Setup of JK:
==> flow/design.v <==
`timescale 1ns / 1ps
module awstm(
        pps,
        tevt,
        evt,
        rst_n,
        clk
    );
    input pps;
    input [31:0] tevt;
    output [31:0] evt;
    input rst_n;
    input clk;
    reg r_pps, r_awspps;
    reg [26:0] r_tcyc;       
    reg [26:0] r_td;         
    reg [30:0] r_awstm;      
    reg [30:0] r_tmev_next;  
    reg [31:0] r_set_tmev;  
    reg [10:0] r_tcor;       
    reg [10:0] r_tcor_max;   
    reg r_pps_lock;          
    wire evt_pps;            
    parameter [26:0] p_cyc_per_sec  = 27'd9_999;   
    parameter [26:0] p_pps_to       = 27'd14_999;  
    parameter [30:0] p_awstm_max    = 31'd99_999;   
    assign evt = r_set_tmev;
    assign evt_pps = pps & ~r_pps;
    wire [26:0] td_abs;
    wire [25:0] tmp1_td_abs;
    wire [25:0] tmp2_td_abs;
    wire [10:0] tmp_tcor_max;
    assign td_abs = (r_td[26] ? (~r_td + 17'd1): r_td);
    genvar i;
    assign tmp1_td_abs[25] = td_abs[25];  
    generate 
        for(i = 24; i >= 0; i=i-1) begin :g_tmp1_td_abs
            assign tmp1_td_abs[i] = td_abs[i+1] | td_abs[i];  
        end 
    endgenerate
    assign tmp2_td_abs[25] = tmp1_td_abs[25];
    generate
        for(i = 24; i >= 0; i=i-1) begin: g_tmp2_td_abs
            assign tmp2_td_abs[i] = tmp1_td_abs[i+1] ^ tmp1_td_abs[i];
        end
    endgenerate
    assign tmp_tcor_max[2:0] = 3'b000;
    generate 
        for(i = 0; i < 7; i=i+1) begin: g_tmp_tcor_max
            assign tmp_tcor_max[i+3] = tmp2_td_abs[25-i]; 
        end
    endgenerate
    assign tmp_tcor_max[10] = (tmp1_td_abs[20] & !tmp2_td_abs[20] ? 1'b0 : 1'b1); 
    always @(posedge clk or negedge rst_n) begin
        if(rst_n == 1'b0) begin
            r_pps <= 1'b0;
            r_awspps <= 1'b0;
            r_pps_lock <= 1'b0;
            r_tcyc <= 27'd0;
            r_td <= 27'd0;
            r_tcor <= 11'd0;
            r_tcor_max <= 11'd1024;
            r_awstm <= 31'd0;
            r_tmev_next <= 31'd0;
            r_set_tmev <= 32'd0;
        end else begin
            r_pps <= pps;
            r_tcyc <= r_tcyc + 1;
            r_tcor_max <= tmp_tcor_max;
            if(r_tcor >= r_tcor_max) begin
                r_tcor <= 10'd0;
            end else begin
                r_tcor <= r_tcor + 1;
            end
            if(r_tcyc == p_cyc_per_sec) begin
                r_awspps <= 1'b1;
            end else begin
                r_awspps <= 1'b0;
            end
            if(evt_pps) begin
                r_pps_lock <= 1'b1;
                r_tcyc <= 27'd0;
                r_td <= r_td + p_cyc_per_sec + ~r_tcyc + 27'd1;
            end else begin
                if(r_tcyc == p_pps_to) begin  
                    r_pps_lock <= 1'b0;
                    r_tcyc <= (p_pps_to - p_cyc_per_sec);     
                end                
            end
            if(r_awstm >= p_awstm_max) begin
                r_awstm <= 31'd0;
            end else begin
                if(r_tcor == r_tcor_max) begin
                    if(r_td[26]) begin  
                        r_awstm <= r_awstm;
                        r_td <= r_td + 27'd1;
                    end else begin  
                        r_awstm <= r_awstm + 31'd2;
                        r_td <= r_td - 27'd1;
                    end
                end else begin
                    r_awstm <= r_awstm + 31'd1;
                end
            end
            if(r_tmev_next == r_awstm || (r_tmev_next + 31'd1) == r_awstm) begin
                r_set_tmev <= {r_pps_lock, r_awstm};
                r_tmev_next <= r_tmev_next + tevt;
            end
            if(r_tmev_next > p_awstm_max) begin
                r_tmev_next <= r_tmev_next + ~p_awstm_max + 31'd1;
            end             
        end
    end
endmodule
clock: 4.35 ns
lec_check: 0
abc_area: 1
cap_margin: 20
cell_pad_in_sites_global_placement: 0
core_margin: 7
core_utilization: 43
cts_cluster_diameter: 326
gpl_timing_driven: 0
max_routing_layer: met5
slew_margin: 0
run.sh (not shown) runs the stock make flow with config.mk's settings and CLKGATE_MAP_FILE=.
Here is what was changed in the inputs of MS compared with JK.
# JK
export LEC_CHECK = 0
export ABC_AREA = 1
export CAP_MARGIN = 20
export CELL_PAD_IN_SITES_GLOBAL_PLACEMENT = 0
export CORE_MARGIN = 7
export CORE_UTILIZATION = 43
export CTS_CLUSTER_DIAMETER = 326
export GPL_TIMING_DRIVEN = 0
export MAX_ROUTING_LAYER = met5
export SLEW_MARGIN = 0
create_clock -name core_clock -period 4.35 [get_ports {clk}]
# MS
export LEC_CHECK = 0
export ABC_AREA = 1
export CAP_MARGIN = 20
export CELL_PAD_IN_SITES_DETAIL_PLACEMENT = 2
export CELL_PAD_IN_SITES_GLOBAL_PLACEMENT = 0
export CORE_MARGIN = 7
export CORE_UTILIZATION = 43
export CTS_CLUSTER_DIAMETER = 326
export GPL_TIMING_DRIVEN = 0
export MAX_ROUTING_LAYER = met4
export SLEW_MARGIN = 0
export TNS_END_PERCENT = 30
create_clock -name core_clock -period 4.35 [get_ports {clk}]
==> results <==
MS did not finish: a tool error stopped it during detailed placement. From MS to JK, number of cells in Yosys stat did not move at all. Compared with JK, in MS chip area estimate from yosys synthesis has remained practically unchanged, horizontal die dimension stayed essentially flat, synthesized area about even.
> inputs changed (MS -> AL)
# MS
export LEC_CHECK = 0
export ABC_AREA = 1
export CAP_MARGIN = 20
export CELL_PAD_IN_SITES_DETAIL_PLACEMENT = 2
export CELL_PAD_IN_SITES_GLOBAL_PLACEMENT = 0
export CORE_MARGIN = 7
export CORE_UTILIZATION = 43
export CTS_CLUSTER_DIAMETER = 326
export GPL_TIMING_DRIVEN = 0
export MAX_ROUTING_LAYER = met4
export SLEW_MARGIN = 0
export TNS_END_PERCENT = 30
create_clock -name core_clock -period 4.35 [get_ports {clk}]
# AL
export LEC_CHECK = 0
export ABC_AREA = 1
export CAP_MARGIN = 20
export CELL_PAD_IN_SITES_DETAIL_PLACEMENT = 2
export CELL_PAD_IN_SITES_GLOBAL_PLACEMENT = 0
export CORE_ASPECT_RATIO = 1.56
export CORE_MARGIN = 7
export CORE_UTILIZATION = 43
export CTS_CLUSTER_DIAMETER = 326
export GPL_TIMING_DRIVEN = 0
export MAX_ROUTING_LAYER = met5
export SLEW_MARGIN = 0
export TNS_END_PERCENT = 30
create_clock -name core_clock -period 7.32 [get_ports {clk}]
--- outcome ---
Re area after synthesis: no difference whatsoever between MS and AL. Reported for AL and MS, count of buffers inserted at the top-level ports turned out identical to the last digit. AL terminated abnormally: detailed placement reported DPL-0033. Against MS, vertical die dimension in AL rose by more than 10%. Adder and majority gate portion of the synthesized area came out exactly the same in AL and MS. Diff AL..MS | proportion of synthesized flip-flops having asynchronous set or reset | unchanged. For I/O pin count, MS and AL come out practically identical. The final weighted congestion of routability-driven global placement of AL is higher than that of MS. Area reported by Yosys stat: AL vs MS — no meaningful difference. There was hardly any difference in core footprint between MS and AL. What AL reported for overall die width has to be multiplied by 1.2 to get the figure for MS. Die area was lower in the run labelled MS.
What TR does differently from AL at the input level:
# AL
export LEC_CHECK = 0
export ABC_AREA = 1
export CAP_MARGIN = 20
export CELL_PAD_IN_SITES_DETAIL_PLACEMENT = 2
export CELL_PAD_IN_SITES_GLOBAL_PLACEMENT = 0
export CORE_ASPECT_RATIO = 1.56
export CORE_MARGIN = 7
export CORE_UTILIZATION = 43
export CTS_CLUSTER_DIAMETER = 326
export GPL_TIMING_DRIVEN = 0
export MAX_ROUTING_LAYER = met5
export SLEW_MARGIN = 0
export TNS_END_PERCENT = 30
create_clock -name core_clock -period 7.32 [get_ports {clk}]
# TR
export LEC_CHECK = 0
export CAP_MARGIN = 20
export CELL_PAD_IN_SITES_GLOBAL_PLACEMENT = 1
export CORE_MARGIN = 7
export CORE_UTILIZATION = 43
export CTS_CLUSTER_DIAMETER = 217
export MAX_ROUTING_LAYER = met4
export SLEW_MARGIN = 20
create_clock -name core_clock -period 6.0 [get_ports {clk}]
## What came out
- TR | stages: all done | timing, DRC, antenna: all pass
- For die size, dividing the value from TR by the value from AL gives 0.894.
- Looking at number of cells in the yosys synthesis report, TR sits 789 below AL.
- Diff AL -> TR | synthesized cell count | down by more than a quarter
- Looking at sequential-to-total area share from yosys stat, TR sits above AL.
- Looking only at fraction of synthesized cell area in xor and xnor cells, and setting everything else aside, the higher value of AL and TR goes to TR.
- Re die width: TR is 27 um up on AL.
- Re post-synthesis average cell area: AL and TR aren't equal, and the higher value belongs to TR.

* * *

run A:
Starts from the design.v that is shown in full above.
export LEC_CHECK = 0
export ABC_AREA = 0
export CAP_MARGIN = 20
export CELL_PAD_IN_SITES_DETAIL_PLACEMENT = 2
export CELL_PAD_IN_SITES_GLOBAL_PLACEMENT = 0
export CORE_ASPECT_RATIO = 1.5
export CORE_MARGIN = 9
export CORE_UTILIZATION = 21
export CTS_CLUSTER_SIZE = 11
export GPL_TIMING_DRIVEN = 1
export MIN_ROUTING_LAYER = met1
export PLACE_DENSITY_LB_ADDON = 0.03
export SETUP_SLACK_MARGIN = 0.22
export SLEW_MARGIN = 10
export TNS_END_PERCENT = 85
create_clock -name core_clock -period 2.52 [get_ports {clk}]
STATUS run=run A STAGES=ALL_DONE FINAL_CHECKS=FAILED CAUSE=negative setup slack
## Diff of input files: run B against run A
Settings: a change of ABC_AREA from 0 to 1; a change of CORE_MARGIN from 9 to 2; a change of SETUP_SLACK_MARGIN from 0.22 to 0.08; a change of CTS_CLUSTER_SIZE from 11 to 52; a change of CORE_ASPECT_RATIO from 1.5 to 0.97; an added CTS_CLUSTER_DIAMETER of 234; a deleted TNS_END_PERCENT that had been 85; a deleted CELL_PAD_IN_SITES_DETAIL_PLACEMENT that had been 2; a deleted PLACE_DENSITY_LB_ADDON that had been 0.03; a change of CORE_UTILIZATION from 21 to 68; a change of the clock period (ns, I/O delays scaled along) from 2.52 to 3.0.
[summary]
[run A] flow finished | final checks: failed | reasons: negative setup slack
Run B: all stages complete, timing, DRC and antenna checks passed
Between run B and run A, worst-case setup slack after placement is lower for run A, run B comes in above that.
Run A → run B: slack of the worst reg-to-reg path saw an increase; simple logic cell fraction of the synthesized area went up by 15 points; final critical-path share of the clock period dropped 31 points.
The final reports for run B and run A show endpoint arrival time on the critical path lower in the former.
In run B, the via count came out 15% above the value in run A.
Total die size went down by more than half going from run A to run B.
Delta(clock power share, run B - run A) > 0
Relative to run A, the area fraction in full adders, half adders and majority gates of run B is lower by 1.3 points.
Width of the chip | run B below run A
Clock period minus worst slack delta (run B − run A): favourable
Relative to run B, the following input files were edited for run C:
Settings: a change of CORE_ASPECT_RATIO from 0.97 to 1.5; a change of ABC_AREA from 1 to 0; a change of the clock period (ns, I/O delays scaled along) from 3.0 to 3.2.
Notes after the runs:
Run C: all stages done; final checks FAILED (negative setup slack).
Run B → run C: detailed-routed wire length on met3 has increased, clock-buffer cell count increased 2, utilization after layout rose by 12 points.
Compared to run B, run C has data arrival at the endpoint of the critical path 0.72 ns higher.
Run C reports a higher area overhead of the layout relative to synthesis than run B does.
Looking at required time of the worst setup path, run C sits 0.16 ns higher than run B does.
Run C: routed wire length is 3.2% higher than what run B reported.
met1 track utilization from global routing on run C is down relative to run B.
Diff run B -> run C | number of cells in the design after placement | down by more than a quarter
Post-layout instance area ended up 380 µm² higher on run C than on run B.
On flip-flop and latch area, run C tracks run B almost exactly.
## Diff of input files: run D against run C
Settings: an added PLACE_DENSITY of 0.6; a deleted CTS_CLUSTER_DIAMETER that had been 234; a deleted CTS_CLUSTER_SIZE that had been 52; a deleted ABC_AREA that had been 0; a deleted SETUP_SLACK_MARGIN that had been 0.08; a deleted MIN_ROUTING_LAYER that had been met1; a change of CORE_UTILIZATION from 68 to 27; a deleted CELL_PAD_IN_SITES_GLOBAL_PLACEMENT that had been 0; a deleted GPL_TIMING_DRIVEN that had been 1; a deleted CORE_ASPECT_RATIO that had been 1.5; a change of SLEW_MARGIN from 10 to 20; a change of the clock period (ns, I/O delays scaled along) from 3.2 to 4.27.
Results
Run D finished all stages; the layout is clean. Total power: higher on run C. Combinational gate area for run D: about 8% down relative to run C. Between run D and run C, leakage power is higher for run C, run D comes in under that. Going from run C to run D, overall routed net length shrinks by 12 mm. Compared with run C, total sequential power in run D decreased by more than 10%. Run D vs. run C: largest net degree at the start of global routing went up by 19%. On clock latency on the worst-skew pair, run D and run C are basically level.

* * *

red:
// awstm: RTL as listed in full above, without the edits since
make LEC_CHECK=0 ABC_AREA=1 CAP_MARGIN=5 CELL_PAD_IN_SITES_GLOBAL_PLACEMENT=2 CORE_MARGIN=2 CORE_UTILIZATION=63 GPL_TIMING_DRIVEN=0 HOLD_SLACK_MARGIN=0.2 MIN_ROUTING_LAYER=met2 PLACE_DENSITY=0.6 SLEW_MARGIN=20 TNS_END_PERCENT=35 finish   # period 6.0 ns
Run status, red: aborted in global placement without I/O, error GPL-0301
## Diff of input files: blue against red
Settings: GPL_TIMING_DRIVEN no longer set, was 0; PLACE_DENSITY_LB_ADDON now 0.29, previously not set; CTS_CLUSTER_DIAMETER now 399, previously not set; MIN_ROUTING_LAYER no longer set, was met2; CELL_PAD_IN_SITES_GLOBAL_PLACEMENT no longer set, was 2; CORE_UTILIZATION now 28, was 63; CAP_MARGIN now 20, was 5; CTS_CLUSTER_SIZE now 98, previously not set; HOLD_SLACK_MARGIN no longer set, was 0.2; TNS_END_PERCENT now 20, was 35; CORE_ASPECT_RATIO now 1.06, previously not set; PLACE_DENSITY no longer set, was 0.6.
Notes after the runs:
red: GPL-0301 in global placement without I/O -> run aborted
blue completed end to end with timing, DRC and antenna clean.
From red to blue, synthesized area did not move at all.
On area of the die, the higher figure sits with blue, not red.
From red to blue the numbers moved as follows: chip area estimate from yosys synthesis now sits at about the same level; share of the core filled by cells before placement decreased 36 points; floorplan row count went up; number of flops mapped to enable cells by yosys level.
blue ended with more die width than red.
The inputs of green differ from those of blue as listed below.
Settings: CORE_ASPECT_RATIO no longer set, was 1.06; ABC_AREA no longer set, was 1; CTS_CLUSTER_DIAMETER no longer set, was 399; CTS_CLUSTER_SIZE now 37, was 98; CORE_UTILIZATION now 65, was 28; PLACE_DENSITY_LB_ADDON no longer set, was 0.29; TNS_END_PERCENT no longer set, was 20; the clock period (ns, I/O delays scaled along) now 5.37, was 6.0.
## What came out
green reached the final stage; the timing, design-rule and antenna checks on its layout passed.
Higher via count goes to blue over green.
green vs blue, worst setup path startpoint: tevt[5] vs tevt[0]
Between green and blue, it is green whose required time of the critical path is lower, by 0.74 ns.
The routed wire length on met2 in green sits 8000 µm below the value recorded for blue.
When green is set beside blue, its slew at the pin closest to its max-slew limit turns out to be 0.012 ns larger.

* * *

## v42
Starts from the design.v that is shown in full above.
clock: 6.0 ns
lec_check: 0
cap_margin: 20
core_margin: 2
core_utilization: 40
place_density: 0.6
slew_margin: 20
v42 was carried through to the last stage, and its layout satisfied the timing, design-rule and antenna checks.
Edits applied to the flow inputs when going from v42 to v36:
- changing the clock period (ns, I/O delays scaled along) from 6.0 to 4.27
--- outcome ---
v36: no failed stages, no open violations at the end. Cell count of v36 exceeds that of v42 slightly. v36 ends up with a area growth from synthesis to layout that is 1.5 points higher than in v42. Total of fill cells in the finished design of v42 is on par with v36. Summary — share of power burned in registers, v36 relative to v42: lower, by 1.8 points. Summary of v36 over v42: worst setup slack decreased 1.41 ns, global-route usage climbed 0.30 points, critical path data required time now smaller, critical path depth in cells shows an increase of 2, maximum vdd drop higher. From v42 to v36, multi-input gate area in the final layout did not move at all. Between v36 and v42, share of the cycle needed by the critical path after routing is lower for v42, v36 comes in above that.
What v24 does differently from v36 at the input level:
- putting SETUP_SLACK_MARGIN at 1.05 where nothing was set
- putting CTS_CLUSTER_DIAMETER at 374 where nothing was set
- putting ABC_AREA at 1 where nothing was set
- putting TNS_END_PERCENT at 10 where nothing was set
- putting CTS_CLUSTER_SIZE at 97 where nothing was set
- swapping 4.27 for 3.58 in the clock period (ns, I/O delays scaled along)
Results
v24 went all the way through synthesis, placement and routing and the layout is clean on timing, DRC and antenna.
Taking v36 as the reference point, the met2 global-route usage of v24 rises by 10 points.
Compared with v36, power per cell area in v24 decreased by more than 10%.
Core utilization | v24 above v36
Wire: v24 routes more than v36
For v12, these inputs were changed with respect to v24:
- clearing CTS_CLUSTER_DIAMETER, which used to be 374
- clearing SETUP_SLACK_MARGIN, which used to be 1.05
- clearing ABC_AREA, which used to be 1
- clearing TNS_END_PERCENT, which used to be 10
- swapping 40 for 70 in CORE_UTILIZATION
- clearing PLACE_DENSITY, which used to be 0.6
- putting HOLD_SLACK_MARGIN at -0.1 where nothing was set
- clearing CTS_CLUSTER_SIZE, which used to be 97
- swapping 3.58 for 3.2 in the clock period (ns, I/O delays scaled along)
No crash in v12: every stage finished, but the layout fails its final checks due to setup timing.
The pin slew with the least headroom to its limit number comes out higher for v24 vs v12.
When the final numbers for v12 and v24 were put side by side, the yosys-reported design area after synthesis turned out to be greater in v24.
Against v24, total cell area at the placement stage in v12 fell by a few percent.
Compared with v24, v12 shows a design area that is 12% lower.
v12 reports a lower final cell count than v24 does.
What v13 does differently from v12 at the input level:
- CORE_UTILIZATION changed from 70 to 40
- HOLD_SLACK_MARGIN removed (was -0.1)
- PLACE_DENSITY newly set to 0.6
- SETUP_SLACK_MARGIN newly set to -0.24
- the clock period (ns, I/O delays scaled along) changed from 3.2 to 4.27
- v13 against v12: clock skew has decreased, detailed-route vias per instance has decreased.
- v13: PASS, flow complete, no timing, DRC or antenna violations
- Critical path depth in v13 is 1 below v12.
- Per the comparison of v13 with v12, total wire length after detailed routing shrank by 6.7 mm; count of plain and timing-repair buffers in the layout shrank by 127; number of placement rows grew by about 30%; logic share of the area grew by 1.6 points.
- Combinational share of power (higher): v12
- Against v12, post-layout instance area in v13 fell by a little under 10%.
Power figures rest on the tool's default switching activity, not on a simulated workload.
